==> build 52 <==
==> flow/design.v <==
module adc_interface (
    input wire clk,
    input wire rst_n,
    input wire [11:0] adc_data,
    input wire adc_valid,
    output reg [11:0] voltage_fb,
    output reg data_ready
);
    always @(posedge clk or negedge rst_n) begin
        if (!rst_n) begin
            voltage_fb <= 12'd0;
            data_ready <= 1'b0;
        end else begin
            if (adc_valid) begin
                voltage_fb <= adc_data;
                data_ready <= 1'b1;
            end else begin
                data_ready <= 1'b0;
            end
        end
    end
endmodule
module pid_controller #(
    parameter DATA_WIDTH = 12,
    parameter KP = 16'd100,
    parameter KI = 16'd10,
    parameter KD = 16'd5,
    parameter SETPOINT = 12'd2048
)(
    input wire clk,
    input wire rst_n,
    input wire [DATA_WIDTH-1:0] feedback,
    input wire fb_valid,
    output reg [9:0] control_out,
    output reg out_valid
);
    reg signed [DATA_WIDTH:0] error;
    reg signed [DATA_WIDTH:0] prev_error;
    reg signed [31:0] integral;
    reg signed [DATA_WIDTH:0] derivative;
    reg signed [31:0] p_term, i_term, d_term;
    reg signed [31:0] pid_sum;
    always @(posedge clk or negedge rst_n) begin
        if (!rst_n) begin
            error <= 0;
            prev_error <= 0;
            integral <= 0;
            derivative <= 0;
            p_term <= 0;
            i_term <= 0;
            d_term <= 0;
            pid_sum <= 0;
            control_out <= 10'd512;
            out_valid <= 1'b0;
        end else if (fb_valid) begin
            error <= SETPOINT - feedback;
            prev_error <= error;
            if (integral + error > 32'sd100000)
                integral <= 32'sd100000;
            else if (integral + error < -32'sd100000)
                integral <= -32'sd100000;
            else
                integral <= integral + error;
            derivative <= error - prev_error;
            p_term <= ($signed({16'd0, KP}) * error) >>> 8;
            i_term <= ($signed({16'd0, KI}) * integral) >>> 16;
            d_term <= ($signed({16'd0, KD}) * derivative) >>> 8;
            pid_sum <= p_term + i_term + d_term + 32'sd512;
            if (pid_sum > 32'sd1023)
                control_out <= 10'd1023;
            else if (pid_sum < 32'sd0)
                control_out <= 10'd0;
            else
                control_out <= pid_sum[9:0];
            out_valid <= 1'b1;
        end else begin
            out_valid <= 1'b0;
        end
    end
endmodule
module pwm_generator #(
    parameter CLK_FREQ = 100_000_000,
    parameter PWM_FREQ = 100_000,
    parameter PWM_RESOLUTION = 10
)(
    input wire clk,
    input wire rst_n,
    input wire [PWM_RESOLUTION-1:0] duty_cycle,
    output reg pwm_out
);
    localparam COUNTER_MAX = CLK_FREQ / PWM_FREQ;
    reg [$clog2(COUNTER_MAX)-1:0] counter;
    reg [PWM_RESOLUTION-1:0] duty_reg;
    reg [PWM_RESOLUTION-1:0] compare_val;
    always @(posedge clk or negedge rst_n) begin
        if (!rst_n) begin
            counter <= 0;
            duty_reg <= 0;
            compare_val <= 0;
            pwm_out <= 1'b0;
        end else begin
            if (counter < COUNTER_MAX - 1) begin
                counter <= counter + 1;
            end else begin
                counter <= 0;
                duty_reg <= duty_cycle;
            end
            compare_val <= (duty_reg * COUNTER_MAX) >> PWM_RESOLUTION;
            pwm_out <= (counter < compare_val) ? 1'b1 : 1'b0;
        end
    end
endmodule
module buck_converter_top #(
    parameter CLK_FREQ = 100_000_000,
    parameter PWM_FREQ = 100_000,
    parameter V_REF = 12'd2048,
    parameter KP = 16'd100,
    parameter KI = 16'd10,
    parameter KD = 16'd5
)(
    input wire clk,
    input wire rst_n,
    input wire [11:0] adc_data,
    input wire adc_valid,
    output wire pwm_out,
    output wire [11:0] voltage_monitor,
    output wire [9:0] duty_cycle_monitor
);
    wire [11:0] voltage_fb;
    wire adc_ready;
    wire [9:0] duty_cycle;
    wire pid_valid;
    adc_interface adc_if (
        .clk(clk),
        .rst_n(rst_n),
        .adc_data(adc_data),
        .adc_valid(adc_valid),
        .voltage_fb(voltage_fb),
        .data_ready(adc_ready)
    );
    pid_controller #(
        .DATA_WIDTH(12),
        .KP(KP),
        .KI(KI),
        .KD(KD),
        .SETPOINT(V_REF)
    ) pid_ctrl (
        .clk(clk),
        .rst_n(rst_n),
        .feedback(voltage_fb),
        .fb_valid(adc_ready),
        .control_out(duty_cycle),
        .out_valid(pid_valid)
    );
    pwm_generator #(
        .CLK_FREQ(CLK_FREQ),
        .PWM_FREQ(PWM_FREQ),
        .PWM_RESOLUTION(10)
    ) pwm_gen (
        .clk(clk),
        .rst_n(rst_n),
        .duty_cycle(duty_cycle),
        .pwm_out(pwm_out)
    );
    assign voltage_monitor = voltage_fb;
    assign duty_cycle_monitor = duty_cycle;
endmodule
==> flow/run.sh <==
#!/bin/bash
# the make line also repeats each setting of config.mk as NAME=value (left out here)
make -C /OpenROAD-flow-scripts/flow DESIGN_CONFIG=/design/flow/config.mk WORK_HOME=/design/flow/orfs CLKGATE_MAP_FILE= finish
==> flow/config.mk <==
export PLATFORM = sky130hd
export DESIGN_NAME = buck_converter_top
export DESIGN_NICKNAME = buck_converter_top
export VERILOG_FILES = /design/flow/design.v
export SDC_FILE = /design/flow/constraint.sdc
export NUM_CORES = 4
export LEC_CHECK = 0
export ABC_AREA = 1
export CAP_MARGIN = 20
export CORE_MARGIN = 2
export CORE_UTILIZATION = 70
export CTS_CLUSTER_DIAMETER = 47
export PLACE_DENSITY = 0.38
export SLEW_MARGIN = 20
==> flow/constraint.sdc <==
create_clock -name core_clock -period 3.5 [get_ports {clk}]
set_input_delay 0.7000 -clock core_clock [delete_from_list [all_inputs] [get_ports {clk}]]
set_output_delay 0.7000 -clock core_clock [all_outputs]
set_load 0.01 [all_outputs]
==> trial 62 (differences from build 52) <==
- ABC_AREA: 1 -> unset
- CORE_UTILIZATION: 70 -> 40
- CTS_CLUSTER_DIAMETER: 47 -> unset
- PLACE_DENSITY: 0.38 -> unset
==> flow/constraint.sdc (replaced) <==
create_clock -name core_clock -period 10.0 [get_ports {clk}]
set_input_delay 2.0000 -clock core_clock [delete_from_list [all_inputs] [get_ports {clk}]]
set_output_delay 2.0000 -clock core_clock [all_outputs]
set_load 0.01 [all_outputs]
==> build 6 (differences from build 52) <==
- ABC_AREA: 1 -> unset
- CORE_UTILIZATION: 70 -> 72
- CTS_CLUSTER_DIAMETER: 47 -> 33
- PLACE_DENSITY: 0.38 -> unset
- SETUP_SLACK_MARGIN: unset -> -0.33
==> flow/constraint.sdc (replaced) <==
create_clock -name core_clock -period 3.44 [get_ports {clk}]
set_input_delay 0.6880 -clock core_clock [delete_from_list [all_inputs] [get_ports {clk}]]
set_output_delay 0.6880 -clock core_clock [all_outputs]
set_load 0.01 [all_outputs]
==> trial 77 (differences from build 52) <==
- ABC_AREA: 1 -> unset
- CORE_UTILIZATION: 70 -> 40
- CTS_CLUSTER_DIAMETER: 47 -> unset
- PLACE_DENSITY: 0.38 -> unset
==> flow/constraint.sdc (replaced) <==
create_clock -name core_clock -period 4.89 [get_ports {clk}]
set_input_delay 0.9780 -clock core_clock [delete_from_list [all_inputs] [get_ports {clk}]]
set_output_delay 0.9780 -clock core_clock [all_outputs]
set_load 0.01 [all_outputs]
==> comparison table <==
CP startpoint: build 52 pwm_gen.duty_reg[6]$_DFFE_PN0N_; trial 62 pid_ctrl.error[12]$_DFFE_PN0P_; build 6 pid_ctrl.integral[7]$_DFFE_PN0P_; trial 77 pid_ctrl.error[0]$_DFFE_PN0P_
Iter 0 DRT Violations: build 52 1517; trial 62 490; build 6 2633; trial 77 525
Mapped Avg Cell Area: build 52 7.53 um^2; trial 62 9.58 um^2; build 6 9.58 um^2; trial 77 9.58 um^2
Fraction of area in multi-input gates: build 52 0.575; trial 62 0.588; build 6 0.543; trial 77 0.584
Run status: build 52 complete, but fails checks; trial 62 no timing/DRC/antenna violations; build 6 complete, but fails checks; trial 77 no timing/DRC/antenna violations
Reasons for failing layout checks: build 52 negative setup slack; trial 62 -; build 6 negative setup slack; trial 77 -
Pre-CTS setup slack: build 52 -580 ps; trial 62 5310 ps; build 6 -828 ps; trial 77 263 ps
Logic depth of the worst setup path including buffers: build 52 17; trial 62 16; build 6 18; trial 77 18
Clock transition at path regs: build 52 80 ps; trial 62 80 ps; build 6 100 ps; trial 77 70 ps
DP Cell Count: build 52 2618; trial 62 2154; build 6 2180; trial 77 2164
Endpoint of the worst-slack reg-to-reg timing path: build 52 pwm_gen.compare_val[8]$_DFF_PN0_; trial 62 pid_ctrl.integral[10]$_DFFE_PN0P_; build 6 pid_ctrl.integral[0]$_DFFE_PN0P_; trial 77 pid_ctrl.integral[0]$_DFFE_PN0P_
AND-OR/OR-AND share of the synthesized area: build 52 0.115; trial 62 0.168; build 6 0.168; trial 77 0.168
Top sig layer: build 52 met4; trial 62 met4; build 6 met5; trial 77 met4
Number of standard cells reported by yosys: build 52 2241; trial 62 1645; build 6 1645; trial 77 1645
Diodes inserted: build 52 0; trial 62 0; build 6 1; trial 77 0
Initial antenna violation count: build 52 0; trial 62 0; build 6 7; trial 77 0
